**flow/design.v**
```verilog
module PE
#(parameter DATA_WIDTH=8)
(
    clk,
    rst_n,
    en_din,
    en_win,
    data_in,
    weights_in,
    data_out,
    ready
);
input clk,rst_n;
input en_din,en_win;
input [DATA_WIDTH-1:0] data_in,weights_in;
output [2*DATA_WIDTH-1:0] data_out;   
output ready;  
wire en;
assign en = en_din & en_win;
reg [4:0] cnt;
always@(posedge clk or negedge rst_n)
begin
    if(!rst_n)
        cnt <= 'd0;
    else if(en)
    begin
        if(cnt == 27)  
            cnt <= 'd0;
        else 
            cnt <= cnt + 1'b1;
    end
    else
        cnt <= 'd0;
end
reg [2*DATA_WIDTH-1:0] sum;
always@(posedge clk or negedge rst_n)
begin
    if(!rst_n)
        sum <= 'd0;
    else if(en)
        begin
            if(cnt == 27)  
                sum <= 'd0; 
            else
                sum <= data_in * weights_in + sum;
        end
end
reg ready;
reg [2*DATA_WIDTH-1:0] data_out;
always@(posedge clk or negedge rst_n)
begin
    if(!rst_n)
    begin
        ready <= 1'b0;
        data_out <= 'd0;
    end
    else if(cnt == 27)
    begin
        ready <= 1'b1;
        data_out <= sum;
    end
    else
        ready <= 1'b0;        
end
endmodule
module input_bus
#(parameter BUS_WIDTH=8)  
(
    clk,
    rst_n,
    data,
    en,              
    data_l0,
    data_l1,
    data_l2,
    en_l0,
    en_l1,
    en_l2
);
input clk,rst_n; 
input en;                            
input [BUS_WIDTH-1:0] data;          
output en_l0,en_l1,en_l2;                            
output [BUS_WIDTH-1:0] data_l0,data_l1,data_l2;      
reg en_l0,en_l1,en_l2;
reg [BUS_WIDTH-1:0] data_l0,data_l1,data_l2;
always@(posedge clk or negedge rst_n)
begin
    if(!rst_n)
    begin
        en_l0 <= 1'b0;
        en_l1 <= 1'b0;
        en_l2 <= 1'b0;
        data_l0 <= 'd0;
        data_l1 <= 'd0;
        data_l2 <= 'd0;
    end
    else
    begin
        en_l0 <= en;
        en_l1 <= en_l0;
        en_l2 <= en_l1;
        data_l0 <= data;
        data_l1 <= data_l0;
        data_l2 <= data_l1;
    end
end
endmodule
module obuffer
#(
parameter DATA_WIDTH=8,  
parameter MEM_DATA_WIDTH=9,    
parameter MEM_ADDR_WIDTH=4    
)  
(
    clk,
    rst_n,
    p0_ready,
    p1_ready,
    p2_ready,
    p0_din,
    p1_din,
    p2_din,
    empty,
    full,
    rd_en,
    data_rdout,
    errout
);
input clk,rst_n;
input p0_ready,p1_ready,p2_ready;
input [2*DATA_WIDTH-1:0] p0_din,p1_din,p2_din;
input rd_en;
output empty,full;
output [2*DATA_WIDTH-1:0] data_rdout;
output errout;  
reg [2*DATA_WIDTH-1:0] mem[MEM_DATA_WIDTH-1:0];
reg [MEM_ADDR_WIDTH:0] wr_ptr, rd_ptr;
wire [MEM_ADDR_WIDTH-1:0] wr_addr,rd_addr;
assign wr_addr[MEM_ADDR_WIDTH-1:0] = wr_ptr[MEM_ADDR_WIDTH-1:0];
assign rd_addr[MEM_ADDR_WIDTH-1:0] = rd_ptr[MEM_ADDR_WIDTH-1:0];
always@(posedge clk or negedge rst_n)
begin
    if(!rst_n)
        wr_ptr <= 'd0;
    else if(!full & (p0_ready | p1_ready | p2_ready))
    begin
        if(wr_ptr[MEM_ADDR_WIDTH-1:0] == MEM_DATA_WIDTH-1)
            wr_ptr <= {~wr_ptr[MEM_ADDR_WIDTH],4'b0000};
        else 
            wr_ptr <= wr_ptr + 1'b1;
    end
end
always@(posedge clk or negedge rst_n)
begin
    if(!rst_n)
        rd_ptr <= 'd0;
    else if(!empty & rd_en)
    begin
        if(rd_ptr[MEM_ADDR_WIDTH-1:0] == MEM_DATA_WIDTH-1)
            rd_ptr <= {~rd_ptr[MEM_ADDR_WIDTH],4'b0000};
        else 
            rd_ptr <= rd_ptr + 1'b1;
    end
end
reg errout;
always@(posedge clk or negedge rst_n)
begin
    if(!rst_n)
        errout <= 1'b0;
    else if(!full & (p0_ready | p1_ready | p2_ready))
    begin
        case({p0_ready,p1_ready,p2_ready})
        3'b000:
            mem[wr_addr] <= mem[wr_addr];
        3'b100:
            mem[wr_addr] <= p0_din;
        3'b010:
            mem[wr_addr] <= p1_din;
        3'b001:
            mem[wr_addr] <= p2_din;
        default:
            errout <= 1'b1;
        endcase
    end
end
reg [2*DATA_WIDTH-1:0] data_rdout;
always@(posedge clk or negedge rst_n)
begin
    if(!rst_n)
        data_rdout <= 'd0;
    else if(!empty & rd_en)
        data_rdout <= mem[rd_addr];
end
assign full = (wr_ptr=={~rd_ptr[MEM_ADDR_WIDTH],rd_ptr[MEM_ADDR_WIDTH-1:0]});
assign empty = (wr_ptr==rd_ptr);
endmodule
module top(
    clk,
    rst_n,
    ifm0,
    ifm1,
    ifm2,
    ifm0_en,
    ifm1_en,
    ifm2_en,
    w0,
    w1,
    w2,
    w0_en,
    w1_en,
    w2_en,
    obf0_rd_en,
    obf1_rd_en,
    obf2_rd_en,
    obf0_empty,
    obf1_empty,
    obf2_empty,
    obf0_full,
    obf1_full,
    obf2_full,
    obf0_err,
    obf1_err,
    obf2_err,
    obf0_out,
    obf1_out,
    obf2_out
);
parameter DATA_WIDTH=8;
input clk,rst_n;
input ifm0_en,ifm1_en,ifm2_en;
input w0_en,w1_en,w2_en;
input [DATA_WIDTH-1:0] ifm0,ifm1,ifm2;
input [DATA_WIDTH-1:0] w0,w1,w2;
input obf0_rd_en,obf1_rd_en,obf2_rd_en;
output obf0_empty,obf1_empty,obf2_empty;
output obf0_full,obf1_full,obf2_full;
output obf0_err,obf1_err,obf2_err;
output [2*DATA_WIDTH-1:0] obf0_out,obf1_out,obf2_out;
wire [DATA_WIDTH-1:0] ifm0_l0,ifm0_l1,ifm0_l2;
wire ifm0_en0,ifm0_en1,ifm0_en2;
input_bus ifm_bus0(
    .clk(clk),
    .rst_n(rst_n),
    .data(ifm0),
    .en(ifm0_en),             
    .data_l0(ifm0_l0),
    .data_l1(ifm0_l1),
    .data_l2(ifm0_l2),
    .en_l0(ifm0_en0),
    .en_l1(ifm0_en1),
    .en_l2(ifm0_en2)
);
wire [DATA_WIDTH-1:0] ifm1_l0,ifm1_l1,ifm1_l2;
wire ifm1_en0,ifm1_en1,ifm1_en2;
input_bus ifm_bus1(
    .clk(clk),
    .rst_n(rst_n),
    .data(ifm1),
    .en(ifm1_en),             
    .data_l0(ifm1_l0),
    .data_l1(ifm1_l1),
    .data_l2(ifm1_l2),
    .en_l0(ifm1_en0),
    .en_l1(ifm1_en1),
    .en_l2(ifm1_en2)
);
wire [DATA_WIDTH-1:0] ifm2_l0,ifm2_l1,ifm2_l2;
wire ifm2_en0,ifm2_en1,ifm2_en2;
input_bus ifm_bus2(
    .clk(clk),
    .rst_n(rst_n),
    .data(ifm2),
    .en(ifm2_en),             
    .data_l0(ifm2_l0),
    .data_l1(ifm2_l1),
    .data_l2(ifm2_l2),
    .en_l0(ifm2_en0),
    .en_l1(ifm2_en1),
    .en_l2(ifm2_en2)
);
wire [DATA_WIDTH-1:0] w0_l0,w0_l1,w0_l2;
wire w0_en0,w0_en1,w0_en2;
input_bus w_bus0(
    .clk(clk),
    .rst_n(rst_n),
    .data(w0),
    .en(w0_en),             
    .data_l0(w0_l0),
    .data_l1(w0_l1),
    .data_l2(w0_l2),
    .en_l0(w0_en0),
    .en_l1(w0_en1),
    .en_l2(w0_en2)
);
wire [DATA_WIDTH-1:0] w1_l0,w1_l1,w1_l2;
wire w1_en0,w1_en1,w1_en2;
input_bus w_bus1(
    .clk(clk),
    .rst_n(rst_n),
    .data(w1),
    .en(w1_en),             
    .data_l0(w1_l0),
    .data_l1(w1_l1),
    .data_l2(w1_l2),
    .en_l0(w1_en0),
    .en_l1(w1_en1),
    .en_l2(w1_en2)
);
wire [DATA_WIDTH-1:0] w2_l0,w2_l1,w2_l2;
wire w2_en0,w2_en1,w2_en2;
input_bus w_bus2(
    .clk(clk),
    .rst_n(rst_n),
    .data(w2),
    .en(w2_en),             
    .data_l0(w2_l0),
    .data_l1(w2_l1),
    .data_l2(w2_l2),
    .en_l0(w2_en0),
    .en_l1(w2_en1),
    .en_l2(w2_en2)
);
wire [2*DATA_WIDTH-1:0] pe00_out,pe01_out,pe02_out,pe10_out,pe11_out,pe12_out,pe20_out,pe21_out,pe22_out;
wire pe00_rdy,pe01_rdy,pe02_rdy,pe10_rdy,pe11_rdy,pe12_rdy,pe20_rdy,pe21_rdy,pe22_rdy;
PE pe00(
    .clk(clk),
    .rst_n(rst_n),
    .en_din(ifm0_en0),
    .en_win(w0_en0),
    .data_in(ifm0_l0),
    .weights_in(w0_l0),
    .data_out(pe00_out),
    .ready(pe00_rdy)
);
PE pe01(
    .clk(clk),
    .rst_n(rst_n),
    .en_din(ifm0_en1),
    .en_win(w1_en0),
    .data_in(ifm0_l1),
    .weights_in(w1_l0),
    .data_out(pe01_out),
    .ready(pe01_rdy)
);
PE pe02(
    .clk(clk),
    .rst_n(rst_n),
    .en_din(ifm0_en2),
    .en_win(w2_en0),
    .data_in(ifm0_l2),
    .weights_in(w2_l0),
    .data_out(pe02_out),
    .ready(pe02_rdy)
);
PE pe10(
    .clk(clk),
    .rst_n(rst_n),
    .en_din(ifm1_en0),
    .en_win(w0_en1),
    .data_in(ifm1_l0),
    .weights_in(w0_l1),
    .data_out(pe10_out),
    .ready(pe10_rdy)
);
PE pe11(
    .clk(clk),
    .rst_n(rst_n),
    .en_din(ifm1_en1),
    .en_win(w1_en1),
    .data_in(ifm1_l1),
    .weights_in(w1_l1),
    .data_out(pe11_out),
    .ready(pe11_rdy)
);
PE pe12(
    .clk(clk),
    .rst_n(rst_n),
    .en_din(ifm1_en2),
    .en_win(w2_en1),
    .data_in(ifm1_l2),
    .weights_in(w2_l1),
    .data_out(pe12_out),
    .ready(pe12_rdy)
);
PE pe20(
    .clk(clk),
    .rst_n(rst_n),
    .en_din(ifm2_en0),
    .en_win(w0_en2),
    .data_in(ifm2_l0),
    .weights_in(w0_l2),
    .data_out(pe20_out),
    .ready(pe20_rdy)
);
PE pe21(
    .clk(clk),
    .rst_n(rst_n),
    .en_din(ifm2_en1),
    .en_win(w1_en2),
    .data_in(ifm2_l1),
    .weights_in(w1_l2),
    .data_out(pe21_out),
    .ready(pe21_rdy)
);
PE pe22(
    .clk(clk),
    .rst_n(rst_n),
    .en_din(ifm2_en2),
    .en_win(w2_en2),
    .data_in(ifm2_l2),
    .weights_in(w2_l2),
    .data_out(pe22_out),
    .ready(pe22_rdy)
);
obuffer obf0(
    .clk(clk),
    .rst_n(rst_n),
    .p0_ready(pe00_rdy),
    .p1_ready(pe10_rdy),
    .p2_ready(pe20_rdy),
    .p0_din(pe00_out),
    .p1_din(pe10_out),
    .p2_din(pe20_out),
    .empty(obf0_empty),
    .full(obf0_full),
    .rd_en(obf0_rd_en),
    .data_rdout(obf0_out),
    .errout(obf0_err)
);
obuffer obf1(
    .clk(clk),
    .rst_n(rst_n),
    .p0_ready(pe01_rdy),
    .p1_ready(pe11_rdy),
    .p2_ready(pe21_rdy),
    .p0_din(pe01_out),
    .p1_din(pe11_out),
    .p2_din(pe21_out),
    .empty(obf1_empty),
    .full(obf1_full),
    .rd_en(obf1_rd_en),
    .data_rdout(obf1_out),
    .errout(obf1_err)
);
obuffer obf2(
    .clk(clk),
    .rst_n(rst_n),
    .p0_ready(pe02_rdy),
    .p1_ready(pe12_rdy),
    .p2_ready(pe22_rdy),
    .p0_din(pe02_out),
    .p1_din(pe12_out),
    .p2_din(pe22_out),
    .empty(obf2_empty),
    .full(obf2_full),
    .rd_en(obf2_rd_en),
    .data_rdout(obf2_out),
    .errout(obf2_err)
);
endmodule
```
**flow/run.sh**
```bash
#!/bin/bash
# the make line also repeats each setting of config.mk as NAME=value (left out here)
make -C /OpenROAD-flow-scripts/flow DESIGN_CONFIG=/design/flow/config.mk WORK_HOME=/design/flow/orfs CLKGATE_MAP_FILE= finish
```
**flow/config.mk**
```make
export PLATFORM = sky130hd
export DESIGN_NAME = top
export DESIGN_NICKNAME = top
export VERILOG_FILES = /design/flow/design.v
export SDC_FILE = /design/flow/constraint.sdc
export NUM_CORES = 4
export LEC_CHECK = 0
export CAP_MARGIN = 20
export CELL_PAD_IN_SITES_GLOBAL_PLACEMENT = 3
export CORE_MARGIN = 2
export CORE_UTILIZATION = 60
export CTS_CLUSTER_SIZE = 87
export GPL_ROUTABILITY_DRIVEN = 1
export PLACE_DENSITY = 0.89
export SETUP_SLACK_MARGIN = 0.11
export SLEW_MARGIN = 20
```
**flow/constraint.sdc**
```tcl
create_clock -name core_clock -period 3.03 [get_ports {clk}]
set_input_delay 0.6060 -clock core_clock [delete_from_list [all_inputs] [get_ports {clk}]]
set_output_delay 0.6060 -clock core_clock [all_outputs]
set_load 0.01 [all_outputs]
```
==> README.md, run 1 <==
| Step | Result | Reported |
|:---|:---|:---|
| floorplanning | Die ar. | 108100 um^2 |
| yosys | Cell with the most instances after synthesis | sky130_fd_sc_hd__inv_1 |
| floorplanning | Core utilization before placement | 60.32% |
| yosys | FF+latch count, synth | 1017 |
| yosys | Area reported by Yosys stat | 63320 um^2 |
| run status | Stopped at | global placement without I/O |
| yosys | Mean cell area of the mapped netlist | 10.43 um^2 |
| yosys | Area share of xor/xnor cells in the synthesized design | 1.591% |
| floorplanning | Width of the die | 328.9 um |
| yosys | Ys cells | 6070 |
| yosys | Unique masters post-synth | 80 |
| run status | Status | stopped before the end |
| yosys | Mux cell area share | 0.8181% |
| yosys | Async SR Flop Fraction | 57.52% |
| yosys | Share of synthesized cell area in full adder, half adder and majority cells | 21.10% |
| yosys | Dominant non-sequential cell family after synthesis | adder cells |
| yosys | Instance tally after logic synthesis | 6070 |
| yosys | Top cells by area, synth | sky130_fd_sc_hd__dfrtp_1, sky130_fd_sc_hd__edfxtp_1, sky130_fd_sc_hd__fa_1 |
| yosys | Commonest cells post-synth | sky130_fd_sc_hd__inv_1, sky130_fd_sc_hd__nand2_1, sky130_fd_sc_hd__dfrtp_1 |
| yosys | Simple share | 12.40% |
| yosys | Share of synthesized cell area in and-or and or-and compound cells | 13.36% |
| yosys | Number of nets produced by synthesis | 6927 |
| yosys | Area leader, netlist | sky130_fd_sc_hd__dfrtp_1 |
| run status | First Error | [ERROR GPL-0301] Utilization 115.069 % exceeds 100%. |
| floorplanning | Die height | 328.9 um |
| yosys | Area share of the largest cell type after synthesis | 23.12% |
| floorplanning | Core region area | 105000 um^2 |
| yosys | Seq/Total Area, Yosys | 43.61% |
| yosys | Post-synthesis instance area | 63320 um^2 |
| floorplanning | Standard-cell row count | 119 |
| yosys | Leading register cell type out of synthesis | sky130_fd_sc_hd__dfrtp_1 |
| yosys | Synthesis Warnings | 4 |
| yosys | Post-synth tally of flip-flops with integrated enable | 432 |
==> inputs of run 2 (changes only) <==
- ABC_AREA: unset -> 1
- CAP_MARGIN: 20 -> 10
- CELL_PAD_IN_SITES_GLOBAL_PLACEMENT: 3 -> unset
- CORE_UTILIZATION: 60 -> 47
- CTS_CLUSTER_DIAMETER: unset -> 56
- CTS_CLUSTER_SIZE: 87 -> unset
- GPL_ROUTABILITY_DRIVEN: 1 -> 0
- GPL_TIMING_DRIVEN: unset -> 0
- MAX_ROUTING_LAYER: unset -> met4
- MIN_ROUTING_LAYER: unset -> met2
- PLACE_DENSITY: 0.89 -> 0.6
- SETUP_SLACK_MARGIN: 0.11 -> 1.46
- TNS_END_PERCENT: unset -> 80
- clock period: 3.03 -> 5.0 ns (I/O delays scaled with it)
==> README.md, run 2 <==
| Step | Result | Reported | Delta |
|:---|:---|:---|:---|
| run status | Status | finished clean | was stopped before the end |
| global route | Largest net degree at the start of global routing | 95 |  |
| global route | Antenna violations before repair | 0 |  |
| power | Comb group | 0.0361 W |  |
| critical path | Master of the slowest instance on the critical path | sky130_fd_sc_hd__fa_1 |  |
| yosys | Area reported by Yosys stat | 67660 um^2 | was 63320 um^2 |
| critical path | Kind of cell adding the most delay to the critical path | adder cells |  |
| final layout | Share of the core filled with cells | 58.49% |  |
| power | Share of power burned in combinational logic | 64.5% |  |
| floorplanning | Number of top-level design ports | 116 |  |
| final layout | Final #Nets | 9494 |  |
| placement | Sum of net half-perimeters after detailed placement | 140200 um |  |
| final timing | Setup Viol. Count Final | 0 |  |
| power | Reg power frac | 18.1% |  |
| yosys | Synthesis Warnings | 4 | unchanged |
| power | IR drop worst, VDD | 0.9272 mV |  |
| final timing | RSZ-0062 raised after global routing | true |  |
| route | Wire length per cell after detailed routing | 18.69 um |  |
| critical path | Top fanout value on the critical path | 7 |  |
| yosys | Area share of xor/xnor cells in the synthesized design | 1.217% | was 1.591% |
| final timing | Number of endpoints with negative hold slack in the final report | 0 |  |
| clock network | Clk pin slew, worst setup/hold paths | 0.06 ns |  |
| final timing | Measured slew at the worst slew-check pin | 0.9908 ns |  |
| min path | Class of the tightest hold or removal check | in -> async |  |
| run | OpenROAD warning count | 47 |  |
| route | Detailed-route DRC error count | 0 |  |
| yosys | Dominant non-sequential cell family after synthesis | simple AND/OR/NAND/NOR gates | was adder cells |
| yosys | Mux cell area share | 0% | was 0.8181% |
| yosys | Top cells by area, synth | sky130_fd_sc_hd__dfrtp_1, sky130_fd_sc_hd__edfxtp_1, sky130_fd_sc_hd__nand2_1 | was sky130_fd_sc_hd__dfrtp_1, sky130_fd_sc_hd__edfxtp_1, sky130_fd_sc_hd__fa_1 |
| critical path | Type of element launching the critical path | flip-flop |  |
| power | Clock net power | 0.00972 W |  |
| yosys | FF+latch count, synth | 1017 | unchanged |
| yosys | Post-synth tally of flip-flops with integrated enable | 432 | unchanged |
| yosys | Simple share | 21.16% | was 12.40% |
| critical path | Reg-to-reg startpoint | ifm_bus0.data_l1[5] |  |
| final timing | Slew headroom | 33.95% |  |
| floorplanning | Core utilization before placement | 47.21% | was 60.32% |
| route | Detail-routed via count per cell | 6.982 |  |
| route | Wirelength, routed | 199200 um |  |
| yosys | Post-synthesis instance area | 67660 um^2 | was 63320 um^2 |
| yosys | Ys cells | 8129 | was 6070 |
| critical path | Critical path capture point type | flip-flop |  |
| global route | Vias in the first global route | 79963 |  |
| yosys | Seq/Total Area, Yosys | 40.81% | was 43.61% |
| critical path | Critical path capture point | pe01.sum[11] |  |
| critical path | Slowest stage delay, CP | 0.53 ns |  |
| floorplanning | Die ar. | 147000 um^2 | was 108100 um^2 |
| yosys | Commonest cells post-synth | sky130_fd_sc_hd__nand2_1, sky130_fd_sc_hd__inv_1, sky130_fd_sc_hd__dfrtp_1 | was sky130_fd_sc_hd__inv_1, sky130_fd_sc_hd__nand2_1, sky130_fd_sc_hd__dfrtp_1 |
| placement | Placement Cell Area | 73320 um^2 |  |
| power | Fraction of power spent switching nets | 46.22% |  |
| critical path | Register-to-register setup slack | 0.97 ns |  |
| critical path | Stages on the worst setup path | 20 |  |
| final timing | Clock tree skew after final layout | 0.04966 ns |  |
| clock network | Clock tree from TritonCTS | yes |  |
| final timing | Max Freq | 248.1 MHz |  |
| critical path | R2R Path End | pe01.sum[11] |  |
| global route | Global Route Usage Sum | 42.29% |  |
| critical path | Data arrival time of the worst path | 4.70 ns |  |
| yosys | Number of nets produced by synthesis | 8986 | was 6927 |
| final layout | Area delta synth->final | 23.90% |  |
| clock network | Maximum buffer depth of the clock tree | 3 |  |
| yosys | Area leader, netlist | sky130_fd_sc_hd__dfrtp_1 | unchanged |
| clock network | Later-pin clock latency in the skew report | 0.81 ns |  |
| yosys | Area share of the largest cell type after synthesis | 21.64% | was 23.12% |
| final timing | Post-route fraction of the period consumed by the critical path | 80.62% |  |
| floorplanning | Width of the die | 383.4 um | was 328.9 um |
| yosys | Instance tally after logic synthesis | 8129 | was 6070 |
| final layout | Total non-filler cell area in the finished layout | 83830 um^2 |  |
| yosys | Unique masters post-synth | 41 | was 80 |
| yosys | Share of synthesized cell area in full adder, half adder and majority cells | 19.75% | was 21.10% |
| power | Switching Power | 0.02583 W |  |
| clock network | Hold-fix buffers, CTS | 0 |  |
| yosys | Cell with the most instances after synthesis | sky130_fd_sc_hd__nand2_1 | was sky130_fd_sc_hd__inv_1 |
| final timing | Final hold slack | 0.06028 ns |  |
| yosys | Share of synthesized cell area in and-or and or-and compound cells | 5.393% | was 13.36% |
| critical path | Critical Setup Path Class | reg -> reg |  |
| clock network | Clock tree root buffer cell | sky130_fd_sc_hd__clkbuf_16 |  |
| power | Internal power | 0.03006 W |  |
| yosys | Leading register cell type out of synthesis | sky130_fd_sc_hd__dfrtp_1 | unchanged |
| power | Pwr/cell area | 666.8 nW/um^2 |  |
| critical path | Crit path buffers/inverters | 7 |  |
| power | Largest power group | combinational cells |  |
| final timing | Worst Slack Setup Final | 0.9691 ns |  |
| power | Flop+latch power | 0.0101 W |  |
| floorplanning | Standard-cell row count | 139 | was 119 |
| final timing | Final critical delay including setup and external delays | 4.031 ns |  |
| route | DR vias | 74408 |  |
| yosys | Mean cell area of the mapped netlist | 8.323 um^2 | was 10.43 um^2 |
| critical path | Critical Path Source | ifm_bus0.data_l1[5] |  |
| critical path | Required time reported for the critical path endpoint | 5.67 ns |  |
| final timing | Fin. max-slew vios | 0 |  |
| critical path | Crit path top cell by count | sky130_fd_sc_hd__fa_1 |  |
| route | First DRT Iteration DRCs | 15585 |  |
| clock network | Number of buffers created by CTS | 132 |  |
| global route | Total overflow reported by the global router | 0 |  |
| critical path | R2R depth | 20 |  |
| global route | Global-route wire length before repair | 308100 um |  |
| placement | Port Buffers | 115 |  |
| clock network | Deepest level of the CTS H-tree | 4 |  |
| floorplanning | Die height | 383.4 um | was 328.9 um |
| power | Static leakage | 41.64 nW |  |
| power | Part of the total power dissipated in the clock network | 17.4% |  |
| final timing | TNS Setup | 0 ns |  |
| route | DR pass1 iterations | 22 |  |
| placement | Placement-stage worst setup slack | 0.003908 ns |  |
| run | Max-capacitance violation count | 0 |  |
| floorplanning | Core region area | 143300 um^2 | was 105000 um^2 |
| route | ANT nets after route | 0 |  |
| yosys | Async SR Flop Fraction | 57.52% | unchanged |
| critical path | Cells traversed along the worst timing path | buf_8, buf_4, nand2_4, fa_1, fa_1, inv_1, fa_1, inv_1, fa_1, inv_2, ha_4, nand2_2, inv_2, nand2_2, inv_1, nand2_1, nand3_2, nand2_1, nand3_2, o21ai_1 |  |
| clock network | Sink count of the clock tree | 1017 |  |
==> run 2: layer usage <==
layer  up-vias  wire length [um]  track usage [%]  part of all wire [%]
met5         -                 0                -                     0
met4         0             24680            10.61                    12
met3      2579             77000            52.67                    39
met2     18880             97530            48.99                    49
met1     27329                 0                -                     0
li1      25620                 -                -                     -
==> run 2: cell type report <==
cell class	count	area, um^2
fillers	12498	59480
clock inverters	56	681.9
multi-input cells	5078	36270
well taps	1903	2381
plain buffers	285	2554
clock buffers	181	3742
flip-flops and latches	1017	27670
inverters	1749	6616
repair buffers	374	3874
diodes	14	35.03
==> run 2: metrics by stage <==
stage,std cells,power [W]
6_report,10657,0.05590
5_1_grt,10643,0.06030
4_1_cts,10565,0.04893
3_5_place_dp,10168,0.03505
3_3_place_gp,10147,0.03466
2_1_floorplan,8129,0.02899
==> run 2: timing repair <==
| action | CTS | global route |
|---|---|---|
| pin swaps | 249 | 390 |
| buffers inserted | 159 | 77 |
| gates resized | 526 | 740 |
| setup endpoints to repair | 529 | 538 |
| hold endpoints to repair | 0 | 0 |
| cloned | 1 | 1 |
==> inputs of run 3 (changes only) <==
- ABC_AREA: 1 -> unset
- CAP_MARGIN: 10 -> 20
- CORE_UTILIZATION: 47 -> 40
- CTS_CLUSTER_DIAMETER: 56 -> unset
- GPL_ROUTABILITY_DRIVEN: 0 -> unset
- GPL_TIMING_DRIVEN: 0 -> unset
- MAX_ROUTING_LAYER: met4 -> unset
- MIN_ROUTING_LAYER: met2 -> unset
- SETUP_SLACK_MARGIN: 1.46 -> unset
- TNS_END_PERCENT: 80 -> unset
==> README.md, run 3 <==
| Step | Result | Reported | Delta |
|:---|:---|:---|:---|
| yosys | Post-synth tally of flip-flops with integrated enable | 432 | unchanged |
| critical path | Stages on the worst setup path | 15 | was 20 |
| power | Comb group | 0.0168 W | was 0.0361 W |
| final timing | Final critical delay including setup and external delays | 4.730 ns | was 4.031 ns |
| critical path | Critical path capture point type | flip-flop | unchanged |
| floorplanning | Die height | 401.9 um | was 383.4 um |
| run | OpenROAD warning count | 51 | was 47 |
| yosys | Area share of xor/xnor cells in the synthesized design | 1.591% | was 1.217% |
| critical path | Type of element launching the critical path | flip-flop | unchanged |
| critical path | Kind of cell adding the most delay to the critical path | adder cells | unchanged |
| power | Share of power burned in combinational logic | 47.7% | was 64.5% |
| yosys | Dominant non-sequential cell family after synthesis | adder cells | was simple AND/OR/NAND/NOR gates |
| final timing | Setup Viol. Count Final | 0 | unchanged |
| floorplanning | Core utilization before placement | 40.12% | was 47.21% |
| run | Max-capacitance violation count | 0 | unchanged |
| final layout | Number of fillers in the final layout | 14946 | was 12498 |
| final timing | TNS Setup | 0 ns | unchanged |
| yosys | Area share of the largest cell type after synthesis | 23.12% | was 21.64% |
| critical path | Master of the slowest instance on the critical path | sky130_fd_sc_hd__dfrtp_1 | was sky130_fd_sc_hd__fa_1 |
| final layout | Share of the core filled with cells | 44.84% | was 58.49% |
| global route | Total overflow reported by the global router | 0 | unchanged |
| power | Part of the total power dissipated in the clock network | 24.0% | was 17.4% |
| clock network | Sink count of the clock tree | 1017 | unchanged |
| yosys | Async SR Flop Fraction | 57.52% | unchanged |
| route | Wire length per cell after detailed routing | 20.76 um | was 18.69 um |
| global route | Vias in the first global route | 46428 | was 79963 |
| yosys | Leading register cell type out of synthesis | sky130_fd_sc_hd__dfrtp_1 | unchanged |
| critical path | Top fanout value on the critical path | 9 | was 7 |
| critical path | Crit path buffers/inverters | 3 | was 7 |
| final timing | Fin. max-slew vios | 0 | unchanged |
| route | Detail-routed via count per cell | 5.475 | was 6.982 |
| run status | Status | finished clean | unchanged |
| yosys | Cell with the most instances after synthesis | sky130_fd_sc_hd__inv_1 | was sky130_fd_sc_hd__nand2_1 |
| critical path | Reg-to-reg startpoint | ifm_bus0.data_l0[7] | was ifm_bus0.data_l1[5] |
| power | Internal power | 0.02146 W | was 0.03006 W |
| placement | Port Buffers | 115 | unchanged |
| clock network | Deepest level of the CTS H-tree | 3 | was 4 |
| yosys | Mux cell area share | 0.8181% | was 0% |
| floorplanning | Die ar. | 161500 um^2 | was 147000 um^2 |
| floorplanning | Number of top-level design ports | 116 | unchanged |
| placement | Sum of net half-perimeters after detailed placement | 121800 um | was 140200 um |
| yosys | Post-synthesis instance area | 63320 um^2 | was 67660 um^2 |
| final timing | RSZ-0062 raised after global routing | false | was true |
| yosys | Simple share | 12.40% | was 21.16% |
| power | Pwr/cell area | 497.2 nW/um^2 | was 666.8 nW/um^2 |
| final timing | Number of endpoints with negative hold slack in the final report | 0 | unchanged |
| yosys | Ys cells | 6070 | was 8129 |
| route | Wirelength, routed | 172900 um | was 199200 um |
| power | Power consumption | 0.03519 W | was 0.05590 W |
| critical path | Required time reported for the critical path endpoint | 5.66 ns | was 5.67 ns |
| yosys | Share of synthesized cell area in and-or and or-and compound cells | 13.36% | was 5.393% |
| route | ANT nets after route | 0 | unchanged |
| critical path | Data arrival time of the worst path | 5.39 ns | was 4.70 ns |
| yosys | Number of nets produced by synthesis | 6927 | was 8986 |
| yosys | Area reported by Yosys stat | 63320 um^2 | was 67660 um^2 |
| final timing | Post-route fraction of the period consumed by the critical path | 94.59% | was 80.62% |
| yosys | Seq/Total Area, Yosys | 43.61% | was 40.81% |
| final layout | Area delta synth->final | 11.78% | was 23.90% |
| yosys | Instance tally after logic synthesis | 6070 | was 8129 |
| critical path | Critical Path Source | ifm_bus0.data_l0[7] | was ifm_bus0.data_l1[5] |
| critical path | Critical Setup Path Class | reg -> reg | unchanged |
| placement | Global placer's final weighted congestion | 0.8644 |  |
| final timing | Measured slew at the worst slew-check pin | 1.060 ns | was 0.9908 ns |
| min path | Class of the tightest hold or removal check | in -> async | unchanged |
| critical path | Cells traversed along the worst timing path | nand2_1, fa_1, inv_1, fa_1, fa_1, inv_1, fa_1, inv_1, ha_1, a21o_1, a21o_1, a21o_1, a221o_1, a211o_1, o211ai_1 | was buf_8, buf_4, nand2_4, fa_1, fa_1, inv_1, fa_1, inv_1, fa_1, inv_2, ha_4, nand2_2, inv_2, nand2_2, inv_1, nand2_1, nand3_2, nand2_1, nand3_2, o21ai_1 |
| global route | Antenna violations before repair | 4 | was 0 |
| final timing | Slew headroom | 29.29% | was 33.95% |
| power | Largest power group | combinational cells | unchanged |
| clock network | Post-CTS Resized | 0 | was 526 |
| clock network | Clock tree root buffer cell | sky130_fd_sc_hd__clkbuf_16 | unchanged |
| clock network | Clk pin slew, worst setup/hold paths | 0.06 ns | about the same |
| power | Clock net power | 0.00843 W | was 0.00972 W |
| critical path | R2R depth | 15 | was 20 |
| yosys | Mean cell area of the mapped netlist | 10.43 um^2 | was 8.323 um^2 |
| clock network | Hold-fix buffers, CTS | 0 | unchanged |
| critical path | Critical path capture point | pe00.sum[14] | was pe01.sum[11] |
| clock network | Later-pin clock latency in the skew report | 0.76 ns | was 0.81 ns |
| power | Switching Power | 0.01372 W | was 0.02583 W |
| yosys | Share of synthesized cell area in full adder, half adder and majority cells | 21.10% | was 19.75% |
| critical path | Crit path top cell by count | sky130_fd_sc_hd__fa_1 | unchanged |
| power | Fraction of power spent switching nets | 39.00% | was 46.22% |
| critical path | R2R Path End | pe00.sum[14] | was pe01.sum[11] |
| final timing | Final hold slack | 0.1440 ns | was 0.06028 ns |
| route | DR vias | 45605 | was 74408 |
| global route | Global-route wire length before repair | 271700 um | was 308100 um |
| floorplanning | Width of the die | 401.9 um | was 383.4 um |
| placement | Placement-stage worst setup slack | 0.2566 ns | was 0.003908 ns |
| route | DR pass1 iterations | 9 | was 22 |
| yosys | FF+latch count, synth | 1017 | unchanged |
| route | Detailed-route DRC error count | 0 | unchanged |
| yosys | Top cells by area, synth | sky130_fd_sc_hd__dfrtp_1, sky130_fd_sc_hd__edfxtp_1, sky130_fd_sc_hd__fa_1 | was sky130_fd_sc_hd__dfrtp_1, sky130_fd_sc_hd__edfxtp_1, sky130_fd_sc_hd__nand2_1 |
| power | IR drop worst, VDD | 0.3511 mV | was 0.9272 mV |
| route | First DRT Iteration DRCs | 4235 | was 15585 |
| power | Flop+latch power | 0.00998 W | was 0.0101 W |
| final timing | Worst Slack Setup Final | 0.2704 ns | was 0.9691 ns |
| clock network | Number of buffers created by CTS | 113 | was 132 |
| power | Reg power frac | 28.4% | was 18.1% |
| clock network | Maximum buffer depth of the clock tree | 3 | unchanged |
| global route | Largest net degree at the start of global routing | 144 | was 95 |
| clock network | Post-CTS Setup Inserts | 0 | was 159 |
| final timing | Max Freq | 211.4 MHz | was 248.1 MHz |
| power | Static leakage | 30.84 nW | was 41.64 nW |
| final timing | Clock tree skew after final layout | 0.06316 ns | was 0.04966 ns |
| critical path | Register-to-register setup slack | 0.27 ns | was 0.97 ns |
| floorplanning | Standard-cell row count | 146 | was 139 |
| global route | Global Route Usage Sum | 21.44% | was 42.29% |
| yosys | Unique masters post-synth | 80 | was 41 |
| final layout | Final #Nets | 7012 | was 9494 |
| yosys | Synthesis Warnings | 4 | unchanged |
| clock network | Clock tree from TritonCTS | yes | unchanged |
| critical path | Slowest stage delay, CP | 0.63 ns | was 0.53 ns |
| floorplanning | Core region area | 157800 um^2 | was 143300 um^2 |
| yosys | Area leader, netlist | sky130_fd_sc_hd__dfrtp_1 | unchanged |
| yosys | Commonest cells post-synth | sky130_fd_sc_hd__inv_1, sky130_fd_sc_hd__nand2_1, sky130_fd_sc_hd__dfrtp_1 | was sky130_fd_sc_hd__nand2_1, sky130_fd_sc_hd__inv_1, sky130_fd_sc_hd__dfrtp_1 |
run 3: layout make-up:
| class | instances | area [um^2] | area share [%] |
|---|---|---|---|
| Sequential cell | 1017 | 27610 | 39.01 |
| Antenna cell | 5 | 12.51 | 0.01768 |
| Multi-Input combinational cell | 3867 | 31230 | 44.13 |
| Clock buffer | 168 | 3308 | 4.674 |
| Tap cell | 2072 | 2592 | 3.663 |
| Inverter | 923 | 3465 | 4.895 |
| Clock inverter | 44 | 480.5 | 0.6789 |
| Timing Repair Buffer | 233 | 2074 | 2.931 |
run 3: per-layer routing:
metal	wire [um]	GRT usage [%]	part of all wire, %	vias up
li1	-	-	-	20743
met1	75630	29.96	44	22954
met2	81140	34.66	47	1653
met3	11500	2.929	6.7	253
met4	4592	6.635	2.7	2
met5	11	0	0.0064	-
run 3: metrics by stage:
| step | cell area, um^2 | std cells |
|---|---|---|
| 5_1_grt | 70770 | 8327 |
| 2_1_floorplan | 63320 | 6070 |
| 6_report | 70770 | 8329 |
| 3_5_place_dp | 66960 | 8111 |
| 3_3_place_gp | 66960 | 8111 |
| 4_1_cts | 70750 | 8323 |
==> inputs of run 4 (changes only) <==
- ABC_AREA: unset -> 1
- CELL_PAD_IN_SITES_DETAIL_PLACEMENT: unset -> 0
- CORE_UTILIZATION: 40 -> 25
- CTS_CLUSTER_SIZE: unset -> 70
- HOLD_SLACK_MARGIN: unset -> 0.07
- MIN_ROUTING_LAYER: unset -> met2
- PLACE_DENSITY: 0.6 -> unset
- PLACE_DENSITY_LB_ADDON: unset -> 0.26
- SETUP_SLACK_MARGIN: unset -> 0.26
- TNS_END_PERCENT: unset -> 30
- clock period: 5.0 -> 3.57 ns (I/O delays scaled with it)
==> README.md, run 4 <==
| Step | Result | Reported | Delta |
|:---|:---|:---|:---|
| run status | Failed Checks | setup timing |  |
| clock network | Clk pin slew, worst setup/hold paths | 0.07 ns | was 0.06 ns |
| final layout | Seq. cell area | 27760 um^2 | was 27610 um^2 |
| run status | Status | failed layout checks | was finished clean |
| critical path | Critical Setup Path Class | reg -> reg | unchanged |
| global route | Largest net degree at the start of global routing | 138 | was 144 |
| route | Detail-routed via count per cell | 5.989 | was 5.475 |
| global route | Total overflow reported by the global router | 0 | unchanged |
| critical path | R2R Path End | pe10.sum[15] | was pe00.sum[14] |
| final layout | Total non-filler cell area in the finished layout | 85040 um^2 | was 70770 um^2 |
| power | Pwr/cell area | 909.8 nW/um^2 | was 497.2 nW/um^2 |
| power | Comb group | 0.0490 W | was 0.0168 W |
| yosys | Commonest cells post-synth | sky130_fd_sc_hd__nand2_1, sky130_fd_sc_hd__inv_1, sky130_fd_sc_hd__dfrtp_1 | was sky130_fd_sc_hd__inv_1, sky130_fd_sc_hd__nand2_1, sky130_fd_sc_hd__dfrtp_1 |
| route | DR vias | 74553 | was 45605 |
| critical path | Data arrival time of the worst path | 4.59 ns | was 5.39 ns |
| floorplanning | Die height | 524.2 um | was 401.9 um |
| critical path | Reg-to-reg startpoint | ifm_bus1.data_l0[5] | was ifm_bus0.data_l0[7] |
| run | OpenROAD warning count | 55 | was 51 |
| final timing | Max Freq | 255.6 MHz | was 211.4 MHz |
| floorplanning | Core region area | 268600 um^2 | was 157800 um^2 |
| yosys | Cell with the most instances after synthesis | sky130_fd_sc_hd__nand2_1 | was sky130_fd_sc_hd__inv_1 |
| clock network | Clock tree from TritonCTS | yes | unchanged |
| final timing | Slew headroom | 19.09% | was 29.29% |
| floorplanning | Width of the die | 524.2 um | was 401.9 um |
| clock network | Later-pin clock latency in the skew report | 0.87 ns | was 0.76 ns |
| yosys | Mux cell area share | 0% | was 0.8181% |
| power | IR drop worst, VDD | 0.5460 mV | was 0.3511 mV |
| min path | Class of the tightest hold or removal check | reg -> reg | was in -> async |
| placement | Port Buffers | 115 | unchanged |
| critical path | R2R depth | 18 | was 15 |
| yosys | Number of nets produced by synthesis | 8986 | was 6927 |
| yosys | Simple share | 21.16% | was 12.40% |
| min path | Worst hold path endpoint | ifm_bus2.en_l2 |  |
| final timing | Clock tree skew after final layout | 0.1184 ns | was 0.06316 ns |
| floorplanning | Standard-cell row count | 190 | was 146 |
| final timing | TNS Setup | -17.44 ns | was 0 ns |
| floorplanning | Die ar. | 274800 um^2 | was 161500 um^2 |
| final timing | Setup Viol. Count Final | 91 | was 0 |
| yosys | Instance tally after logic synthesis | 8129 | was 6070 |
| placement | Sum of net half-perimeters after detailed placement | 155900 um | was 121800 um |
| yosys | Unique masters post-synth | 41 | was 80 |
| power | Static leakage | 41.75 nW | was 30.84 nW |
| run | Max-capacitance violation count | 0 | unchanged |
| yosys | Share of synthesized cell area in and-or and or-and compound cells | 5.393% | was 13.36% |
| critical path | Master of the slowest instance on the critical path | sky130_fd_sc_hd__fa_1 | was sky130_fd_sc_hd__dfrtp_1 |
| power | Fraction of power spent switching nets | 44.92% | was 39.00% |
| yosys | Share of synthesized cell area in full adder, half adder and majority cells | 19.75% | was 21.10% |
| placement | Placement Cell Area | 77040 um^2 | was 66960 um^2 |
| final timing | Fin. max-slew vios | 0 | unchanged |
| yosys | Leading register cell type out of synthesis | sky130_fd_sc_hd__dfrtp_1 | unchanged |
| final timing | Measured slew at the worst slew-check pin | 1.212 ns | was 1.060 ns |
| floorplanning | Number of top-level design ports | 116 | unchanged |
| clock network | Sink count of the clock tree | 1017 | unchanged |
| power | Power consumption | 0.07737 W | was 0.03519 W |
| power | Switching Power | 0.03476 W | was 0.01372 W |
| yosys | FF+latch count, synth | 1017 | unchanged |
| yosys | Async SR Flop Fraction | 57.52% | unchanged |
| critical path | Cells traversed along the worst timing path | nand2_2, fa_1, inv_2, fa_1, fa_1, inv_1, fa_1, inv_2, ha_4, nand2_2, inv_2, nand2_2, nand2_1, nand2_1, nand3_1, nand2_1, nand3_1, nand2_1 | was nand2_1, fa_1, inv_1, fa_1, fa_1, inv_1, fa_1, inv_1, ha_1, a21o_1, a21o_1, a21o_1, a221o_1, a211o_1, o211ai_1 |
| route | ANT nets after route | 0 | unchanged |
| power | Internal power | 0.04262 W | was 0.02146 W |
| clock network | Deepest level of the CTS H-tree | 4 | was 3 |
| critical path | Required time reported for the critical path endpoint | 4.25 ns | was 5.66 ns |
| yosys | Top cells by area, synth | sky130_fd_sc_hd__dfrtp_1, sky130_fd_sc_hd__edfxtp_1, sky130_fd_sc_hd__nand2_1 | was sky130_fd_sc_hd__dfrtp_1, sky130_fd_sc_hd__edfxtp_1, sky130_fd_sc_hd__fa_1 |
| final layout | Final #Nets | 9636 | was 7012 |
| global route | Global-route wire length before repair | 330000 um | was 271700 um |
| yosys | Area share of the largest cell type after synthesis | 21.64% | was 23.12% |
| final timing | Final hold slack | 0.3039 ns | was 0.1440 ns |
| yosys | Area share of xor/xnor cells in the synthesized design | 1.217% | was 1.591% |
| final layout | Number of fillers in the final layout | 28085 | was 14946 |
| final timing | Post-route fraction of the period consumed by the critical path | 109.6% | was 94.59% |
| final layout | Area delta synth->final | 25.70% | was 11.78% |
| min path | Worst hold path stage count | 0 |  |
| route | DR pass1 iterations | 20 | was 9 |
| final timing | RSZ-0062 raised after global routing | true | was false |
| clock network | Maximum buffer depth of the clock tree | 4 | was 3 |
| critical path | Slowest stage delay, CP | 0.55 ns | was 0.63 ns |
| floorplanning | Core utilization before placement | 25.19% | was 40.12% |
| final timing | Worst Slack Setup Final | -0.3425 ns | was 0.2704 ns |
| power | Flop+latch power | 0.0143 W | was 0.00998 W |
| route | Wire length per cell after detailed routing | 17.54 um | was 20.76 um |
| yosys | Area leader, netlist | sky130_fd_sc_hd__dfrtp_1 | unchanged |
| clock network | Number of buffers created by CTS | 139 | was 113 |
| power | Clock net power | 0.0141 W | was 0.00843 W |
| yosys | Dominant non-sequential cell family after synthesis | simple AND/OR/NAND/NOR gates | was adder cells |
| final timing | Number of endpoints with negative hold slack in the final report | 0 | unchanged |
| global route | Vias in the first global route | 82969 | was 46428 |
| critical path | Kind of cell adding the most delay to the critical path | adder cells | unchanged |
| route | Detailed-route DRC error count | 0 | unchanged |
| critical path | Critical path capture point | pe10.sum[15] | was pe00.sum[14] |
| yosys | Mean cell area of the mapped netlist | 8.323 um^2 | was 10.43 um^2 |
| route | Wirelength, routed | 218300 um | was 172900 um |
| critical path | Critical path capture point type | flip-flop | unchanged |
| power | Share of power burned in combinational logic | 63.3% | was 47.7% |
| critical path | Type of element launching the critical path | flip-flop | unchanged |
| yosys | Post-synth tally of flip-flops with integrated enable | 432 | unchanged |
| yosys | Seq/Total Area, Yosys | 40.81% | was 43.61% |
| yosys | Post-synthesis instance area | 67660 um^2 | was 63320 um^2 |
| final layout | Logic area | 35050 um^2 | was 31230 um^2 |
| yosys | Ys cells | 8129 | was 6070 |
| critical path | Crit path buffers/inverters | 4 | was 3 |
| route | First DRT Iteration DRCs | 11413 | was 4235 |
| critical path | Stages on the worst setup path | 18 | was 15 |
| clock network | Clock tree root buffer cell | sky130_fd_sc_hd__clkbuf_16 | unchanged |
| yosys | Area reported by Yosys stat | 67660 um^2 | was 63320 um^2 |
| critical path | Top fanout value on the critical path | 8 | was 9 |
| min path | Startpoint of the lowest-slack hold path | ifm_bus2.en_l1 |  |
| placement | Global placer's final weighted congestion | 0.9012 | was 0.8644 |
| power | Part of the total power dissipated in the clock network | 18.2% | was 24.0% |
| global route | Global Route Usage Sum | 23.63% | was 21.44% |
| power | Largest power group | combinational cells | unchanged |
| global route | Antenna violations before repair | 0 | was 4 |
| power | Reg power frac | 18.5% | was 28.4% |
| critical path | Register-to-register setup slack | -0.34 ns | was 0.27 ns |
| yosys | Synthesis Warnings | 4 | unchanged |
| critical path | Critical Path Source | ifm_bus1.data_l0[5] | was ifm_bus0.data_l0[7] |
| final timing | Final critical delay including setup and external delays | 3.913 ns | was 4.730 ns |
==> run 4: repair_timing <==
item	CTS	global route
pin swaps	148	193
resized	486	381
setup endpoints to repair	110	114
setup buffers	72	64
hold buffers	1	0
endpoints found under the hold margin	21	0
==> run 4: layout make-up <==
class / count / share of cell area [%]
sequential: 1017 / 32.64
multi-input combinational: 5078 / 41.21
tap: 3552 / 5.226
clock buffer: 189 / 4.645
timing repair buffer: 794 / 7.926
antenna: 14 / 0.04119
inverter: 1749 / 7.752
clock inverter: 55 / 0.5620
==> run 4: metrics by stage <==
stage / std cells / utilization [%] / setup WS (ns)
after floorplan: 8129 / - / 0.002989
after global placement: 12053 / 28.68 / -0.5191
after detailed placement: 12053 / 28.68 / -0.5458
after CTS: 12370 / 31.07 / -0.3015
after global routing: 12434 / 31.65 / -0.4987
final: 12448 / 31.66 / -0.3425
==> run 4: layer usage <==
layer	track usage, %	wire length [um]	up-vias
met5	7.294	2141	-
li1	-	-	25897
met2	27.68	111400	19278
met3	31.95	88590	1716
met1	-	0	27597
met4	4.574	16170	65
==> inputs of run 5 (changes only) <==
- ABC_AREA: 1 -> unset
- CELL_PAD_IN_SITES_DETAIL_PLACEMENT: 0 -> unset
- CORE_UTILIZATION: 25 -> 21
- CTS_CLUSTER_SIZE: 70 -> unset
- HOLD_SLACK_MARGIN: 0.07 -> unset
- MIN_ROUTING_LAYER: met2 -> unset
- PLACE_DENSITY: unset -> 0.6
- PLACE_DENSITY_LB_ADDON: 0.26 -> unset
- SETUP_SLACK_MARGIN: 0.26 -> unset
- TNS_END_PERCENT: 30 -> unset
- clock period: 3.57 -> 7.05 ns (I/O delays scaled with it)
==> README.md, run 5 <==
| Step | Result | Reported | Delta |
|:---|:---|:---|:---|
| run status | Status | finished clean | was failed layout checks |
| route | Detailed-route DRC error count | 0 | unchanged |
| final timing | Final critical delay including setup and external delays | 4.777 ns | was 3.913 ns |
| final layout | Total non-filler cell area in the finished layout | 72560 um^2 | was 85040 um^2 |
| final timing | Post-route fraction of the period consumed by the critical path | 67.76% | was 109.6% |
| yosys | Share of synthesized cell area in full adder, half adder and majority cells | 21.10% | was 19.75% |
| floorplanning | Core utilization before placement | 21.10% | was 25.19% |
| power | Flop+latch power | 0.00706 W | was 0.0143 W |
| min path | Worst hold path stage count | 0 | unchanged |
| critical path | R2R Path End | pe02.sum[14] | was pe10.sum[15] |
| yosys | Async SR Flop Fraction | 57.52% | unchanged |
| global route | Global-route wire length before repair | 280000 um | was 330000 um |
| placement | Port Buffers | 115 | unchanged |
| final timing | Clock tree skew after final layout | 0.07091 ns | was 0.1184 ns |
| global route | Global Route Usage Sum | 11.56% | was 23.63% |
| final timing | Number of endpoints with negative hold slack in the final report | 0 | unchanged |
| critical path | Top fanout value on the critical path | 8 | unchanged |
| critical path | Master of the slowest instance on the critical path | sky130_fd_sc_hd__dfrtp_1 | was sky130_fd_sc_hd__fa_1 |
| clock network | Later-pin clock latency in the skew report | 0.76 ns | was 0.87 ns |
| power | Switching Power | 0.009786 W | was 0.03476 W |
| critical path | Critical Path Source | ifm_bus0.data_l2[6] | was ifm_bus1.data_l0[5] |
| yosys | Area share of xor/xnor cells in the synthesized design | 1.591% | was 1.217% |
| yosys | Unique masters post-synth | 80 | was 41 |
| route | First DRT Iteration DRCs | 5267 | was 11413 |
| route | ANT nets after route | 0 | unchanged |
| floorplanning | Number of top-level design ports | 116 | unchanged |
| final timing | RSZ-0062 raised after global routing | false | was true |
| power | Reg power frac | 28.6% | was 18.5% |
| yosys | Mux cell area share | 0.8181% | was 0% |
| final layout | Area delta synth->final | 14.60% | was 25.70% |
| yosys | Post-synth tally of flip-flops with integrated enable | 432 | unchanged |
| clock network | Number of buffers created by CTS | 101 | was 139 |
| yosys | Instance tally after logic synthesis | 6070 | was 8129 |
| yosys | Area share of the largest cell type after synthesis | 23.12% | was 21.64% |
| min path | Class of the tightest hold or removal check | reg -> reg | unchanged |
| route | Wire length per cell after detailed routing | 17.69 um | was 17.54 um |
| min path | Startpoint of the lowest-slack hold path | w_bus0.en_l0 | was ifm_bus2.en_l1 |
| clock network | Clock tree from TritonCTS | yes | unchanged |
| final timing | Setup Viol. Count Final | 0 | was 91 |
| final timing | Fin. max-slew vios | 0 | unchanged |
| clock network | Post-CTS Resized | 0 | was 486 |
| power | Share of power burned in combinational logic | 48.5% | was 63.3% |
| clock network | Clock tree root buffer cell | sky130_fd_sc_hd__clkbuf_16 | unchanged |
| final layout | Final #Nets | 6970 | was 9636 |
| floorplanning | Die height | 553.1 um | was 524.2 um |
| global route | Total overflow reported by the global router | 0 | unchanged |
| critical path | Register-to-register setup slack | 2.27 ns | was -0.34 ns |
| run | Max-capacitance violation count | 0 | unchanged |
| yosys | Synthesis Warnings | 4 | unchanged |
| clock network | Post-CTS Setup Inserts | 0 | was 72 |
| yosys | Simple share | 12.40% | was 21.16% |
| critical path | Crit path buffers/inverters | 3 | was 4 |
| placement | Global placer's final weighted congestion | 0.8578 | was 0.9012 |
| floorplanning | Width of the die | 553.1 um | was 524.2 um |
| route | DR vias | 45916 | was 74553 |
| yosys | Post-synthesis instance area | 63320 um^2 | was 67660 um^2 |
| yosys | Area leader, netlist | sky130_fd_sc_hd__dfrtp_1 | unchanged |
| power | Comb group | 0.0120 W | was 0.0490 W |
| clock network | Sink count of the clock tree | 1017 | unchanged |
| floorplanning | Die ar. | 305900 um^2 | was 274800 um^2 |
| yosys | Commonest cells post-synth | sky130_fd_sc_hd__inv_1, sky130_fd_sc_hd__nand2_1, sky130_fd_sc_hd__dfrtp_1 | was sky130_fd_sc_hd__nand2_1, sky130_fd_sc_hd__inv_1, sky130_fd_sc_hd__dfrtp_1 |
| power | Largest power group | combinational cells | unchanged |
| clock network | Deepest level of the CTS H-tree | 3 | was 4 |
| route | Wirelength, routed | 179800 um | was 218300 um |
| run | OpenROAD warning count | 51 | was 55 |
| critical path | Required time reported for the critical path endpoint | 7.62 ns | was 4.25 ns |
| yosys | Dominant non-sequential cell family after synthesis | adder cells | was simple AND/OR/NAND/NOR gates |
| critical path | Cells traversed along the worst timing path | nand2_1, fa_1, inv_1, fa_1, inv_1, fa_1, fa_1, inv_1, ha_1, o21a_1, a21oi_1, nor2_1, or4_1, a32o_1 | was nand2_2, fa_1, inv_2, fa_1, fa_1, inv_1, fa_1, inv_2, ha_4, nand2_2, inv_2, nand2_2, nand2_1, nand2_1, nand3_1, nand2_1, nand3_1, nand2_1 |
| power | Pwr/cell area | 340.5 nW/um^2 | was 909.8 nW/um^2 |
| final timing | Measured slew at the worst slew-check pin | 1.137 ns | was 1.212 ns |
| yosys | Cell with the most instances after synthesis | sky130_fd_sc_hd__inv_1 | was sky130_fd_sc_hd__nand2_1 |
| power | Fraction of power spent switching nets | 39.61% | was 44.92% |
| yosys | FF+latch count, synth | 1017 | unchanged |
| critical path | Critical Setup Path Class | reg -> reg | unchanged |
| critical path | Critical path capture point | pe02.sum[14] | was pe10.sum[15] |
| yosys | Share of synthesized cell area in and-or and or-and compound cells | 13.36% | was 5.393% |
| yosys | Top cells by area, synth | sky130_fd_sc_hd__dfrtp_1, sky130_fd_sc_hd__edfxtp_1, sky130_fd_sc_hd__fa_1 | was sky130_fd_sc_hd__dfrtp_1, sky130_fd_sc_hd__edfxtp_1, sky130_fd_sc_hd__nand2_1 |
| critical path | Critical path capture point type | flip-flop | unchanged |
| min path | Worst hold path endpoint | w_bus0.en_l1 | was ifm_bus2.en_l2 |
| yosys | Seq/Total Area, Yosys | 43.61% | was 40.81% |
| final timing | Max Freq | 209.3 MHz | was 255.6 MHz |
| clock network | Maximum buffer depth of the clock tree | 3 | was 4 |
| clock network | Hold-fix buffers, CTS | 0 | was 1 |
| power | Part of the total power dissipated in the clock network | 22.9% | was 18.2% |
| yosys | Ys cells | 6070 | was 8129 |
| final timing | TNS Setup | 0 ns | was -17.44 ns |
| critical path | Reg-to-reg startpoint | ifm_bus0.data_l2[6] | was ifm_bus1.data_l0[5] |
| yosys | Number of nets produced by synthesis | 6927 | was 8986 |
| placement | Sum of net half-perimeters after detailed placement | 128200 um | was 155900 um |
| critical path | Stages on the worst setup path | 14 | was 18 |
| final timing | Slew headroom | 24.12% | was 19.09% |
| global route | Largest net degree at the start of global routing | 159 | was 138 |
| yosys | Leading register cell type out of synthesis | sky130_fd_sc_hd__dfrtp_1 | unchanged |
| critical path | Data arrival time of the worst path | 5.35 ns | was 4.59 ns |
| yosys | Mean cell area of the mapped netlist | 10.43 um^2 | was 8.323 um^2 |
| power | Clock net power | 0.00566 W | was 0.0141 W |
| global route | Antenna violations before repair | 23 | was 0 |
| power | Static leakage | 30.49 nW | was 41.75 nW |
| route | DR pass1 iterations | 9 | was 20 |
| yosys | Area reported by Yosys stat | 63320 um^2 | was 67660 um^2 |
| global route | Vias in the first global route | 46341 | was 82969 |
| critical path | R2R depth | 14 | was 18 |
| power | IR drop worst, VDD | 0.2832 mV | was 0.5460 mV |
| critical path | Crit path top cell by count | sky130_fd_sc_hd__fa_1 |  |
| clock network | Clk pin slew, worst setup/hold paths | 0.07 ns | about the same |
| power | Internal power | 0.01492 W | was 0.04262 W |
| critical path | Slowest stage delay, CP | 0.64 ns | was 0.55 ns |
| critical path | Type of element launching the critical path | flip-flop | unchanged |
| critical path | Kind of cell adding the most delay to the critical path | adder cells | unchanged |
| floorplanning | Standard-cell row count | 201 | was 190 |
| placement | Placement Cell Area | 69070 um^2 | was 77040 um^2 |
| route | Detail-routed via count per cell | 4.519 | was 5.989 |
| floorplanning | Core region area | 300000 um^2 | was 268600 um^2 |
==> run 5: cell type report <==
class | instances | area [um^2]
antenna | 4 | 10.01
fill | 31758 | 227500
multi-input combinational | 3867 | 31240
tap | 3958 | 4952
clock buffer | 141 | 2819
clock inverter | 48 | 616.8
timing repair buffer | 203 | 1853
inverter | 923 | 3465
sequential | 1017 | 27610
==> run 5: through the flow <==
stage	std cells	worst slack, ns	total power, W	util (%)	hold WS [ns]
2_1_floorplan	6070	2.673	0.01648	-	0.3519
3_3_place_gp	9965	2.372	0.01891	23.02	0.4306
3_5_place_dp	9965	2.316	0.01914	23.02	0.4282
4_1_cts	10154	2.272	0.02491	24.17	0.4553
5_1_grt	10158	2.027	0.02705	24.18	0.4638
6_report	10161	2.273	0.02471	24.19	0.4366
==> run 5: metal layers <==
layer	wire [um]	vias up	global-route usage (%)
met5	60	-	0
li1	-	20661	-
met1	80210	23135	16.33
met3	13800	292	1.934
met4	4936	10	3.419
met2	80790	1818	17.98
==> inputs of run 6 (changes only) <==
- CAP_MARGIN: 20 -> 15
- CORE_UTILIZATION: 21 -> 72
- CTS_CLUSTER_DIAMETER: unset -> 105
- CTS_CLUSTER_SIZE: unset -> 33
- PLACE_DENSITY: 0.6 -> unset
- PLACE_DENSITY_LB_ADDON: unset -> 0.28
- SETUP_SLACK_MARGIN: unset -> -0.12
- clock period: 7.05 -> 1.2 ns (I/O delays scaled with it)
==> README.md, run 6 <==
| Step | Result | Reported | Delta |
|:---|:---|:---|:---|
| run status | Status | stopped before the end | was finished clean |
| run status | Stopped at | global routing |  |
| run status | First Error | [ERROR GRT-0232] Routing congestion too high. Check the congestion heatmap in the GUI. |  |
| placement | Sum of net half-perimeters after detailed placement | 146500 um | was 128200 um |
| floorplanning | Die ar. | 90330 um^2 | was 305900 um^2 |
| yosys | Share of synthesized cell area in full adder, half adder and majority cells | 21.10% | unchanged |
| floorplanning | Die height | 300.6 um | was 553.1 um |
| yosys | Simple share | 12.40% | unchanged |
| yosys | Seq/Total Area, Yosys | 43.61% | unchanged |
| floorplanning | Standard-cell row count | 108 | was 201 |
| yosys | Post-synth tally of flip-flops with integrated enable | 432 | unchanged |
| yosys | Ys cells | 6070 | unchanged |
| clock network | Deepest level of the CTS H-tree | 2 | was 3 |
| clock network | Clock tree root buffer cell | sky130_fd_sc_hd__clkbuf_16 | unchanged |
| clock network | Maximum buffer depth of the clock tree | 3 | unchanged |
| floorplanning | Width of the die | 300.6 um | was 553.1 um |
| floorplanning | Core utilization before placement | 72.76% | was 21.10% |
| yosys | Leading register cell type out of synthesis | sky130_fd_sc_hd__dfrtp_1 | unchanged |
| yosys | FF+latch count, synth | 1017 | unchanged |
| floorplanning | Core region area | 87020 um^2 | was 300000 um^2 |
| yosys | Cell with the most instances after synthesis | sky130_fd_sc_hd__inv_1 | unchanged |
| yosys | Async SR Flop Fraction | 57.52% | unchanged |
| global route | Global Route Usage Sum | 82.04% |  |
| yosys | Share of synthesized cell area in and-or and or-and compound cells | 13.36% | unchanged |
| yosys | Synthesis Warnings | 4 | unchanged |
| yosys | Instance tally after logic synthesis | 6070 | unchanged |
| yosys | Dominant non-sequential cell family after synthesis | adder cells | unchanged |
| global route | Total overflow reported by the global router | 448 |  |
| yosys | Area reported by Yosys stat | 63320 um^2 | unchanged |
| yosys | Number of nets produced by synthesis | 6927 | unchanged |
| floorplanning | Number of top-level design ports | 116 | unchanged |
| yosys | Mux cell area share | 0.8181% | unchanged |
| placement | Port Buffers | 115 | unchanged |
| yosys | Top cells by area, synth | sky130_fd_sc_hd__dfrtp_1, sky130_fd_sc_hd__edfxtp_1, sky130_fd_sc_hd__fa_1 | unchanged |
| yosys | Area share of the largest cell type after synthesis | 23.12% | unchanged |
| yosys | Area share of xor/xnor cells in the synthesized design | 1.591% | unchanged |
| placement | Global placer's final weighted congestion | 0.9723 | was 0.8578 |
| clock network | Sink count of the clock tree | 1017 | unchanged |
| clock network | Number of buffers created by CTS | 38 | was 101 |
| yosys | Mean cell area of the mapped netlist | 10.43 um^2 | unchanged |
| yosys | Commonest cells post-synth | sky130_fd_sc_hd__inv_1, sky130_fd_sc_hd__nand2_1, sky130_fd_sc_hd__dfrtp_1 | unchanged |
| yosys | Area leader, netlist | sky130_fd_sc_hd__dfrtp_1 | unchanged |
| yosys | Unique masters post-synth | 80 | unchanged |
| yosys | Post-synthesis instance area | 63320 um^2 | unchanged |
## run 6: through the flow
step	cell area, um^2	utilization, %	instances	worst slack, ns	power, W
after floorplan	64850	-	6070	-3.028	0.1075
after global placement	76060	87.40	8322	-3.159	0.1381
after detailed placement	76060	87.40	8322	-3.292	0.1449
after CTS	79290	91.12	8493	-3.134	0.1727
## run 6: repair_timing
| item | in CTS |
|---|---|
| hold endpoints to repair | 33 |
| buffers inserted | 103 |
| endpoints found under the setup margin | 1321 |
| hold buffers | 5 |
| pin swaps | 197 |
| gates resized | 400 |
## run 6: layer usage
layer  track usage, %  overflow
met3            71.98        16
met1            80.57        14
met2            95.29       228
met5            43.76         0
met4            81.94       190
==> inputs of run 7 (changes only) <==
- ABC_AREA: unset -> 0
- CAP_MARGIN: 15 -> 20
- CELL_PAD_IN_SITES_DETAIL_PLACEMENT: unset -> 0
- CORE_UTILIZATION: 72 -> 70
- CTS_CLUSTER_DIAMETER: 105 -> unset
- CTS_CLUSTER_SIZE: 33 -> 69
- HOLD_SLACK_MARGIN: unset -> 0.07
- PLACE_DENSITY_LB_ADDON: 0.28 -> unset
- SETUP_SLACK_MARGIN: -0.12 -> 0.26
- TNS_END_PERCENT: unset -> 20
- clock period: 1.2 -> 4.08 ns (I/O delays scaled with it)
==> README.md, run 7 <==
| Step | Result | Reported | Delta |
|:---|:---|:---|:---|
| final timing | Clock tree skew after final layout | 0.02636 ns |  |
| final timing | Worst Slack Setup Final | -0.2848 ns |  |
| route | Ant diodes | 0 |  |
| clock network | Later-pin clock latency in the skew report | 0.71 ns |  |
| critical path | Crit path buffers/inverters | 5 |  |
| yosys | Post-synthesis instance area | 63320 um^2 | unchanged |
| global route | Total overflow reported by the global router | 0 |  |
| power | Flop+latch power | 0.0122 W |  |
| power | Static leakage | 33.23 nW |  |
| yosys | Unique masters post-synth | 80 | unchanged |
| yosys | Mux cell area share | 0.8181% | unchanged |
| clock network | Clk pin slew, worst setup/hold paths | 0.06 ns |  |
| yosys | Area leader, netlist | sky130_fd_sc_hd__dfrtp_1 | unchanged |
| yosys | Instance tally after logic synthesis | 6070 | unchanged |
| critical path | Crit path top cell by count | sky130_fd_sc_hd__fa_1 |  |
| critical path | Top fanout value on the critical path | 5 |  |
| power | Comb group | 0.0296 W |  |
| final layout | Number of fillers in the final layout | 5108 |  |
| yosys | Synthesis Warnings | 4 | unchanged |
| final timing | Slew headroom | 28.26% |  |
| critical path | Critical path capture point | pe10.sum[15] |  |
| route | DR vias | 49449 |  |
| critical path | Kind of cell adding the most delay to the critical path | adder cells |  |
| final timing | Setup Viol. Count Final | 44 |  |
| critical path | Register-to-register setup slack | -0.28 ns |  |
| power | Largest power group | combinational cells |  |
| yosys | Number of nets produced by synthesis | 6927 | unchanged |
| global route | Met2 Track Usage GR | 62.17% |  |
| critical path | Data arrival time of the worst path | 4.94 ns |  |
| placement | Global placer's final weighted congestion | 0.9252 | was 0.9723 |
| global route | Global Route Usage Sum | 37.95% |  |
| global route | Grt met3 use | 6.383% |  |
| critical path | Critical Setup Path Class | reg -> reg |  |
| yosys | Cell with the most instances after synthesis | sky130_fd_sc_hd__inv_1 | unchanged |
| yosys | Post-synth tally of flip-flops with integrated enable | 432 | unchanged |
| route | Wirelength, routed | 175600 um |  |
| critical path | Type of element launching the critical path | flip-flop |  |
| placement | Placement Cell Area | 69220 um^2 | was 76060 um^2 |
| power | Internal power | 0.03146 W |  |
| run status | Status | failed layout checks | was stopped before the end |
| floorplanning | Die height | 304.8 um | was 300.6 um |
| power | Reg power frac | 23.6% |  |
| critical path | Master of the slowest instance on the critical path | sky130_fd_sc_hd__fa_1 |  |
| critical path | Critical path capture point type | flip-flop |  |
| critical path | Cells traversed along the worst timing path | buf_6, buf_4, nand2_1, fa_1, inv_2, fa_1, ha_1, inv_1, fa_1, inv_2, ha_4, nor2b_4, o21a_1, o21ai_2, a211oi_2, or4_1, a32o_1 |  |
| final timing | Final critical delay including setup and external delays | 4.365 ns |  |
| clock network | Maximum buffer depth of the clock tree | 3 | unchanged |
| global route | Largest net degree at the start of global routing | 162 |  |
| run | Max-capacitance violation count | 0 |  |
| yosys | Simple share | 12.40% | unchanged |
| yosys | Share of synthesized cell area in full adder, half adder and majority cells | 21.10% | unchanged |
| min path | Worst hold path stage count | 0 |  |
| critical path | Critical Path Source | ifm_bus1.data_l0[4] |  |
| floorplanning | Width of the die | 304.8 um | was 300.6 um |
| power | Fraction of power spent switching nets | 39.00% |  |
| yosys | Share of synthesized cell area in and-or and or-and compound cells | 13.36% | unchanged |
| clock network | Sink count of the clock tree | 1017 | unchanged |
| critical path | R2R Path End | pe10.sum[15] |  |
| yosys | Mean cell area of the mapped netlist | 10.43 um^2 | unchanged |
| run status | Failed Checks | setup timing |  |
| placement | Sum of net half-perimeters after detailed placement | 121300 um | was 146500 um |
| final layout | Total non-filler cell area in the finished layout | 74910 um^2 |  |
| route | DR pass1 iterations | 10 |  |
| route | Wire length per cell after detailed routing | 22.21 um |  |
| global route | Vias in the first global route | 51270 |  |
| route | Detailed-route DRC error count | 0 |  |
| yosys | FF+latch count, synth | 1017 | unchanged |
| clock network | Number of buffers created by CTS | 104 | was 38 |
| yosys | Ys cells | 6070 | unchanged |
| critical path | Stages on the worst setup path | 17 |  |
| yosys | Area reported by Yosys stat | 63320 um^2 | unchanged |
-- run 7: final cells by class --
class                           instances  area share (%)
Clock buffer                          136           3.963
Sequential cell                      1017           37.03
Inverter                              923           4.625
Tap cell                             1176           1.964
Multi-Input combinational cell       3867           43.62
Clock inverter                         59          0.7149
Timing Repair Buffer                  725           8.084
-- run 7: metal layers --
| metal | wire length, um | share of wire [%] |
|---|---|---|
| met2 | 84440 | 48 |
| met5 | 76 | 0.043 |
| met3 | 15880 | 9.0 |
| met1 | 65240 | 37 |
| met4 | 9911 | 5.6 |
-- run 7: per-stage QoR --
step	worst slack (ns)	utilization, %	hold slack (ns)	instances	total power [W]
2_1_floorplan	-0.1487	-	0.3519	6070	0.02934
3_3_place_gp	-0.4052	77.02	0.4048	7625	0.03663
3_5_place_dp	-0.5359	77.02	0.4017	7625	0.03746
4_1_cts	-0.2549	82.32	0.4169	7883	0.04890
5_1_grt	-0.4424	83.35	0.4217	7903	0.05550
6_report	-0.2848	83.35	0.4262	7903	0.05158
-- run 7: what timing repair did --
action | in CTS | in global routing
gates cloned | 0 | 0
hold endpoints to repair | 10 | 0
resized | 236 | 202
hold buffers | 1 | 0
pin swaps | 92 | 95
endpoints found under the setup margin | 80 | 87
buffers inserted | 62 | 20
Power and IR drop assume default switching activity.
